== run A ==
Design AHBPERIPH, start of the top module:
module AHBPERIPH(
  input  wire        HCLK,
  input  wire        HRESETn,
  input  wire [31:0] HADDR,
  input  wire [1:0]  HTRANS,
  input  wire        HWRITE,
  input  wire [31:0] HWDATA,
  output wire [31:0] HRDATA,
  output wire        HREADY,
  input  wire        RsRx,
  output wire        RsTx,
  input  wire        capture_event,
  output wire        PWM_OUT,
  input  wire [15:0] GPIOIN,
  output wire [15:0] GPIOOUT,
  output wire [6:0]  seg,
  output wire        dp,
  output wire [3:0]  an,
  output wire        uart_irq,
  output wire        timer_irq,
  output wire        gpio_irq
);
Size in the first run: about 2300 cells after synthesis, roughly 680 flip-flops, roughly 150 I/O pins, roughly 0.030 sq mm of cells after synthesis.
==> flow/config.mk <==
export PLATFORM = sky130hd
export DESIGN_NAME = AHBPERIPH
export DESIGN_NICKNAME = AHBPERIPH
export VERILOG_FILES = /design/flow/design.v
export SDC_FILE = /design/flow/constraint.sdc
export NUM_CORES = 4
export LEC_CHECK = 0
export CAP_MARGIN = 20
export CELL_PAD_IN_SITES_DETAIL_PLACEMENT = 1
export CORE_MARGIN = 4
export CORE_UTILIZATION = 21
export CTS_CLUSTER_DIAMETER = 67
export GPL_ROUTABILITY_DRIVEN = 1
export HOLD_SLACK_MARGIN = 0.07
export PLACE_DENSITY_LB_ADDON = 0.01
export SLEW_MARGIN = 20
export TNS_END_PERCENT = 75
==> flow/constraint.sdc <==
create_clock -name core_clock -period 11.6 [get_ports {HCLK}]
set_input_delay 2.3200 -clock core_clock [delete_from_list [all_inputs] [get_ports {HCLK}]]
set_output_delay 2.3200 -clock core_clock [all_outputs]
set_load 0.01 [all_outputs]
run.sh (not shown) runs the stock make flow with config.mk's settings and CLKGATE_MAP_FILE=.
Run A went all the way through synthesis, placement and routing and the layout is clean on timing, DRC and antenna.
Input changes introduced in run B (baseline for comparison: run A):
==> flow/config.mk <==
export PLATFORM = sky130hd
export DESIGN_NAME = AHBPERIPH
export DESIGN_NICKNAME = AHBPERIPH
export VERILOG_FILES = /design/flow/design.v
export SDC_FILE = /design/flow/constraint.sdc
export NUM_CORES = 4
export LEC_CHECK = 0
export ABC_AREA = 1
export CAP_MARGIN = 20
export CORE_MARGIN = 2
export CORE_UTILIZATION = 65
export CTS_CLUSTER_SIZE = 93
export PLACE_DENSITY = 0.36
export SETUP_SLACK_MARGIN = -0.46
export SLEW_MARGIN = 20
export TNS_END_PERCENT = 15
==> flow/constraint.sdc <==
create_clock -name core_clock -period 5.81 [get_ports {HCLK}]
set_input_delay 1.1620 -clock core_clock [delete_from_list [all_inputs] [get_ports {HCLK}]]
set_output_delay 1.1620 -clock core_clock [all_outputs]
set_load 0.01 [all_outputs]
[summary]
Run B vs run A — count of clock buffers in the final design dropped by more than 10%. In run B relative to run A, power had gone up by more than half. Run A → run B: area growth from synthesis to layout fell by 11 points; overall die height lost 160 microns. Setup slack: run B less than run A. For the required arrival time at the worst endpoint, run B came in 4.63 ns lower than run A did. Run A -> run B: design area increased by a few percent. Relative to run A, the worst IR drop on VDD measured on run B has increased by more than half. Relative to run A, the via count measured on run B has increased by more than half.
The inputs of run C differ from those of run B as listed below.
==> flow/config.mk <==
export PLATFORM = sky130hd
export DESIGN_NAME = AHBPERIPH
export DESIGN_NICKNAME = AHBPERIPH
export VERILOG_FILES = /design/flow/design.v
export SDC_FILE = /design/flow/constraint.sdc
export NUM_CORES = 4
export LEC_CHECK = 0
export CAP_MARGIN = 20
export CORE_MARGIN = 2
export CORE_UTILIZATION = 40
export PLACE_DENSITY = 0.6
export SETUP_SLACK_MARGIN = -0.05
export SLEW_MARGIN = 20
==> flow/constraint.sdc <==
create_clock -name core_clock -period 7.3 [get_ports {HCLK}]
set_input_delay 1.4600 -clock core_clock [delete_from_list [all_inputs] [get_ports {HCLK}]]
set_output_delay 1.4600 -clock core_clock [all_outputs]
set_load 0.01 [all_outputs]
Results
The part of the Yosys area used for sequential elements in run C sits 6.4 points above the value recorded for run B. Comparing run C and run B, core area is lower on run B. Delta (run C minus run B): final non-filler cell area now sits lower; DRC violation count after routing now sits at about the same level. Cmp run C and run B / clock power share / lower: run B. On routed wire length on met3: between run C and run B, it ends up higher for run B. Of the two values seen for highest routing layer actually used, met4 was produced by run C and met5 by run B. On routed wire length, run B loses to run C.
## Diff of input files: run D against run C
diff --git a/flow/config.mk b/flow/config.mk
--- a/flow/config.mk
+++ b/flow/config.mk
@@ -9,5 +9,7 @@
 export CORE_MARGIN = 2
-export CORE_UTILIZATION = 40
+export CORE_UTILIZATION = 70
+export CTS_CLUSTER_DIAMETER = 359
+export CTS_CLUSTER_SIZE = 13
 export PLACE_DENSITY = 0.6
-export SETUP_SLACK_MARGIN = -0.05
+export SETUP_SLACK_MARGIN = 0.4
 export SLEW_MARGIN = 20
==> flow/constraint.sdc <==
create_clock -name core_clock -period 4.2 [get_ports {HCLK}]
set_input_delay 0.8400 -clock core_clock [delete_from_list [all_inputs] [get_ports {HCLK}]]
set_output_delay 0.8400 -clock core_clock [all_outputs]
set_load 0.01 [all_outputs]
Results
[run D] sum of net half-perimeters after detailed placement fell 3.1% relative to run C. A cell type of the slowest stage on the worst timing path of sky130_fd_sc_hd__mux4_2 is what run D shows, while sky130_fd_sc_hd__nor4_1 belongs to run C. Run D — switching share of power 0.56 points higher, run C as reference. Between run D and run C, register-to-register slack is lower for run D, run C comes in above that. Global routing usage on met3, run D and run C: lower on run C. Compared with run C, run D shows proportion of cell area occupied by registers higher by 0.58 points. Number of clock buffers in the layout was higher in run D than in run C. Run D vs run C, worst-case setup margin in the final layout went down by 0.96 ns. Buffer-and-inverter tally for the worst setup path was lower in the run labelled run C. The wire length of the first global-routing pass of run D falls short of that of run C by about 2.5%. Run D vs run C, topmost layer with routed signal wires: met5 vs met4.
Inputs modified between run D and run E:
diff --git a/flow/config.mk b/flow/config.mk
--- a/flow/config.mk
+++ b/flow/config.mk
@@ -9,7 +9,5 @@
 export CORE_MARGIN = 2
-export CORE_UTILIZATION = 70
-export CTS_CLUSTER_DIAMETER = 359
-export CTS_CLUSTER_SIZE = 13
-export PLACE_DENSITY = 0.6
-export SETUP_SLACK_MARGIN = 0.4
+export CORE_UTILIZATION = 40
+export HOLD_SLACK_MARGIN = 0.26
+export MIN_ROUTING_LAYER = met2
 export SLEW_MARGIN = 20
==> flow/constraint.sdc <==
create_clock -name core_clock -period 10.0 [get_ports {HCLK}]
set_input_delay 2.0000 -clock core_clock [delete_from_list [all_inputs] [get_ports {HCLK}]]
set_output_delay 2.0000 -clock core_clock [all_outputs]
set_load 0.01 [all_outputs]
Notes after the runs:
- Going from run D to run E, clock network fraction of design power shows an increase of 7.1 points, number of instances in the synthesized netlist held.
- Part of the power in combinational logic down 0.8 points in run E wrt run D
- Diff run D -> run E | standard cell core area | up by more than half
- Re number of port buffers: no difference whatsoever between run E and run D.
- met3 track utilization from global routing in run E is 34 points higher than in run D
- A slowest stage cell on the critical path of sky130_fd_sc_hd__mux4_2 is what run D shows, while sky130_fd_sc_hd__nor4_1 belongs to run E.
- Diff run D..run E | number of hold violations in the final report | unchanged
- Changes observed in run E relative to run D: cell count now sits higher; global routing usage summed across all routing layers lost 4.7 points; amount of wire on met3 after detailed routing climbed 340%.

---

Setup of old:
Starting RTL as in the previous note.
clock: 4.91 ns
lec_check: 0
cap_margin: 20
core_aspect_ratio: 1.92
core_margin: 2
core_utilization: 64
cts_cluster_diameter: 109
max_routing_layer: met5
place_density_lb_addon: 0.0
slew_margin: 35
tns_end_percent: 60
Modified inputs, new compared to old
- removing CTS_CLUSTER_DIAMETER (formerly 109)
- changing SLEW_MARGIN from 35 to 20
- removing PLACE_DENSITY_LB_ADDON (formerly 0.0)
- removing MAX_ROUTING_LAYER (formerly met5)
- removing CORE_ASPECT_RATIO (formerly 1.92)
- setting PLACE_DENSITY to 0.6 for the first time
- removing TNS_END_PERCENT (formerly 60)
- changing CORE_UTILIZATION from 64 to 40
- changing the clock period (ns, I/O delays scaled along) from 4.91 to 10.0
[summary]
new reached the end of the flow, and the finished layout is clean on the timing, design-rule and antenna checks. In new relative to old, clock-buffer cell count had gone up by more than a quarter. Source-to-sink clock delay at the later pin of the worst-skew pair essentially unchanged between old and new. Post-detailed-route wirelength per cell delta for new relative to old: about 12% lower. Re global router's overall resource usage: new is 13 points down on old. Going from old to new, die span in y shrank by a little under 10%. Top layer reached by signal wires = met4: old; top layer reached by signal wires = met5: new. new has worst hold slack above what old had. [compare] base=old new=new: reg-to-reg setup timing slack now sits higher; post-layout net count now sits at about the same level.

---

Setup of P:
AHBPERIPH again, from the RTL that the note above started with.
// AHBPERIPH
module AHBPERIPH(
  input  wire        HCLK,
  input  wire        HRESETn,
  input  wire [31:0] HADDR,
  input  wire [1:0]  HTRANS,
  input  wire        HWRITE,
  input  wire [31:0] HWDATA,
  output wire [31:0] HRDATA,
  output wire        HREADY,
  input  wire        RsRx,
  output wire        RsTx,
  input  wire        capture_event,
  output wire        PWM_OUT,
  input  wire [15:0] GPIOIN,
  output wire [15:0] GPIOOUT,
  output wire [6:0]  seg,
  output wire        dp,
  output wire [3:0]  an,
  output wire        uart_irq,
  output wire        timer_irq,
  output wire        gpio_irq
);
Settings: LEC_CHECK=0, CAP_MARGIN=35, CORE_ASPECT_RATIO=1.86, CORE_MARGIN=2, CORE_UTILIZATION=64, CTS_CLUSTER_SIZE=54, GPL_ROUTABILITY_DRIVEN=0, GPL_TIMING_DRIVEN=1, SLEW_MARGIN=15, TNS_END_PERCENT=65; clock period 11.4 ns.
Input-level comparison between Q and P:
# P
export LEC_CHECK = 0
export CAP_MARGIN = 35
export CORE_ASPECT_RATIO = 1.86
export CORE_MARGIN = 2
export CORE_UTILIZATION = 64
export CTS_CLUSTER_SIZE = 54
export GPL_ROUTABILITY_DRIVEN = 0
export GPL_TIMING_DRIVEN = 1
export SLEW_MARGIN = 15
export TNS_END_PERCENT = 65
create_clock -name core_clock -period 11.4 [get_ports {HCLK}]
# Q
export LEC_CHECK = 0
export CAP_MARGIN = 20
export CORE_MARGIN = 2
export CORE_UTILIZATION = 40
export PLACE_DENSITY = 0.6
export SLEW_MARGIN = 20
create_clock -name core_clock -period 14.7 [get_ports {HCLK}]
### Flow results
Changes observed in Q relative to P: flip-flop and latch share of the layout cell area fell by 1.2 points; tapcell count now larger; multi-input logic portion of the cell area down 0.68 points; width of the chip picked up an extra 71%; final design instance area without fill rose 2.2%.
Cell count of the worst reg-to-reg path in Q is 3 lower than in P
Q ends up with lower met3 global-route usage than P does.
As of Q, power density normalized to cell area had fallen by more than 10% compared to P.
Number of signal-net buffers in the layout (Q over P): decrease, 8.0%
On multi-input combinational cell area, Q tracks P almost exactly.
Slowest cell on the critical path: nand2_1 -> Q, edfxtp_1 -> P
Relative to Q, the following input files were edited for R:
# Q
export LEC_CHECK = 0
export CAP_MARGIN = 20
export CORE_MARGIN = 2
export CORE_UTILIZATION = 40
export PLACE_DENSITY = 0.6
export SLEW_MARGIN = 20
create_clock -name core_clock -period 14.7 [get_ports {HCLK}]
# R
export LEC_CHECK = 0
export CAP_MARGIN = 15
export CORE_MARGIN = 2
export CORE_UTILIZATION = 72
export MAX_ROUTING_LAYER = met4
export PLACE_DENSITY = 0.6
export SLEW_MARGIN = 20
create_clock -name core_clock -period 4.14 [get_ports {HCLK}]
Completing all stages was not enough for R: its layout failed the final checks because of setup timing.
Q went all the way through the flow, and no timing, DRC or antenna check failed.
Going from Q to R, met2 usage grows by 27 points.
On combinational logic power: between Q and R, it ends up higher for R.
R vs Q: non-clock buffer count in the final layout up by more than a quarter
The maximum single-stage delay on the critical path in R sits 0.23 ns below the value recorded for Q.
Iteration count of the initial detailed-routing pass is lower on R
A cell at the slowest stage of the critical path of nand2_1 is what Q shows, while clkdlybuf4s50_1 belongs to R.
R against Q: net switching share of the total power increased 0.21 points, horizontal die dimension moved down.
Setup changes, R to S
# R
export LEC_CHECK = 0
export CAP_MARGIN = 15
export CORE_MARGIN = 2
export CORE_UTILIZATION = 72
export MAX_ROUTING_LAYER = met4
export PLACE_DENSITY = 0.6
export SLEW_MARGIN = 20
create_clock -name core_clock -period 4.14 [get_ports {HCLK}]
# S
export LEC_CHECK = 0
export CAP_MARGIN = 20
export CORE_MARGIN = 2
export CORE_UTILIZATION = 42
export PLACE_DENSITY = 0.6
export SLEW_MARGIN = 20
create_clock -name core_clock -period 7.3 [get_ports {HCLK}]
## What came out
S closes out successfully: all stages finished, all timing, DRC and antenna checks passed. HRDATA[2] as the capture point of the worst path was reported by S, and HRDATA[12] by R. Changes observed in S relative to R: sequential share of layout area decreased by 0.15 points relative to the old numbers, sequential share of power decreased by 2.1 points relative to the old numbers, area after detailed placement increased by 160 sq um relative to the old numbers.
Here is what was changed in the inputs of T compared with S.
# S
export LEC_CHECK = 0
export CAP_MARGIN = 20
export CORE_MARGIN = 2
export CORE_UTILIZATION = 42
export PLACE_DENSITY = 0.6
export SLEW_MARGIN = 20
create_clock -name core_clock -period 7.3 [get_ports {HCLK}]
# T
export LEC_CHECK = 0
export CAP_MARGIN = 15
export CORE_MARGIN = 2
export CORE_UTILIZATION = 72
export CTS_CLUSTER_SIZE = 36
export SETUP_SLACK_MARGIN = 1.21
export SLEW_MARGIN = 20
create_clock -name core_clock -period 4.11 [get_ports {HCLK}]
Findings:
- T: no failed stages, no open violations at the end
- Having completed the whole flow, S delivered a layout that passed the timing, design-rule and antenna checks.
- Measured against S, the total via count after detailed routing of T comes out at 1.16 times the reference value.
- Summary — first-pass iteration count of the detailed router, T relative to S: higher, by 2.
- Looking at clock insertion delay at the later pin of the skew report across T and S, the one that comes out lower is T.
- Count of plain and timing-repair buffers in the layout: T vs S up 181
- In the flow results for T and S, the utilization is larger on T.
- Comparing T and S, the higher fraction of the cycle the final worst path needs is on T.
- The die of T is smaller than the one used in S.
- Hold buffer count at CTS essentially unchanged between S and T.
- In the tables for T and S, area added between synthesis and finish reads higher with T.
- Looking at antenna diode count across T and S, the one that comes out higher is T.

---

AHBPERIPH again, from the RTL that the note above started with.
==> flow/config.mk <==
export PLATFORM = sky130hd
export DESIGN_NAME = AHBPERIPH
export DESIGN_NICKNAME = AHBPERIPH
export VERILOG_FILES = /design/flow/design.v
export SDC_FILE = /design/flow/constraint.sdc
export NUM_CORES = 4
export LEC_CHECK = 0
export CAP_MARGIN = 10
export CORE_ASPECT_RATIO = 1.03
export CORE_MARGIN = 2
export CORE_UTILIZATION = 70
export CTS_CLUSTER_DIAMETER = 303
export CTS_CLUSTER_SIZE = 15
export HOLD_SLACK_MARGIN = -0.1
export MAX_ROUTING_LAYER = met4
export SETUP_SLACK_MARGIN = 1.02
export SLEW_MARGIN = 20
export TNS_END_PERCENT = 100
==> flow/constraint.sdc <==
create_clock -name core_clock -period 4.06 [get_ports {HCLK}]
set_input_delay 0.8120 -clock core_clock [delete_from_list [all_inputs] [get_ports {HCLK}]]
set_output_delay 0.8120 -clock core_clock [all_outputs]
set_load 0.01 [all_outputs]
Change:
==> flow/config.mk (replaced) <==
export PLATFORM = sky130hd
export DESIGN_NAME = AHBPERIPH
export DESIGN_NICKNAME = AHBPERIPH
export VERILOG_FILES = /design/flow/design.v
export SDC_FILE = /design/flow/constraint.sdc
export NUM_CORES = 4
export LEC_CHECK = 0
export CAP_MARGIN = 20
export CORE_ASPECT_RATIO = 1.11
export CORE_MARGIN = 6
export CORE_UTILIZATION = 68
export CTS_CLUSTER_DIAMETER = 303
export CTS_CLUSTER_SIZE = 15
export HOLD_SLACK_MARGIN = 0.17
export MAX_ROUTING_LAYER = met4
export SETUP_SLACK_MARGIN = 1.02
export SLEW_MARGIN = 20
export TNS_END_PERCENT = 35
After rerunning: Register-to-register slack got worse by 0.08 ns. Via count came out lower by 0.64%. Combinational power barely changes.
Change:
==> flow/config.mk (replaced) <==
export PLATFORM = sky130hd
export DESIGN_NAME = AHBPERIPH
export DESIGN_NICKNAME = AHBPERIPH
export VERILOG_FILES = /design/flow/design.v
export SDC_FILE = /design/flow/constraint.sdc
export NUM_CORES = 4
export LEC_CHECK = 0
export CAP_MARGIN = 20
export CORE_MARGIN = 2
export CORE_UTILIZATION = 52
export PLACE_DENSITY = 0.6
export SLEW_MARGIN = 20
==> flow/constraint.sdc (replaced) <==
create_clock -name core_clock -period 9.41 [get_ports {HCLK}]
set_input_delay 1.8820 -clock core_clock [delete_from_list [all_inputs] [get_ports {HCLK}]]
set_output_delay 1.8820 -clock core_clock [all_outputs]
set_load 0.01 [all_outputs]
The new run finished clean.
Register-to-register slack gains 4.5 ns.
Clock-buffer cell count rose by 19.
Clock skew drops by 0.011 ns.
Power is lower by 51%.
Combinational power decreases by 61%.
Via count falls by 9.3%.
Change:
--- a/flow/config.mk
+++ b/flow/config.mk
@@ -6,7 +6,11 @@
 export NUM_CORES = 4
 export LEC_CHECK = 0
-export CAP_MARGIN = 20
+export CAP_MARGIN = 15
 export CORE_MARGIN = 2
-export CORE_UTILIZATION = 52
+export CORE_UTILIZATION = 72
+export CTS_CLUSTER_DIAMETER = 28
+export CTS_CLUSTER_SIZE = 36
+export MAX_ROUTING_LAYER = met4
 export PLACE_DENSITY = 0.6
+export SETUP_SLACK_MARGIN = 0.53
 export SLEW_MARGIN = 20
==> flow/constraint.sdc (replaced) <==
create_clock -name core_clock -period 4.14 [get_ports {HCLK}]
set_input_delay 0.8280 -clock core_clock [delete_from_list [all_inputs] [get_ports {HCLK}]]
set_output_delay 0.8280 -clock core_clock [all_outputs]
set_load 0.01 [all_outputs]
Effect: Now the flow finished with setup timing left; setup slack is worse by 3.7 ns; die size drops by 27%; synthesized cell count is unchanged; final cell count increases by about 1.5%; final area came out higher by about 13%; first-iteration DRC count is higher to 3.4 times its value; critical path depth went down by 1; flip-flop count does not change; routed wire length went up by about 60%; clock power rose to 4.2 times its value.
Power is estimated from default activity; no workload was simulated.
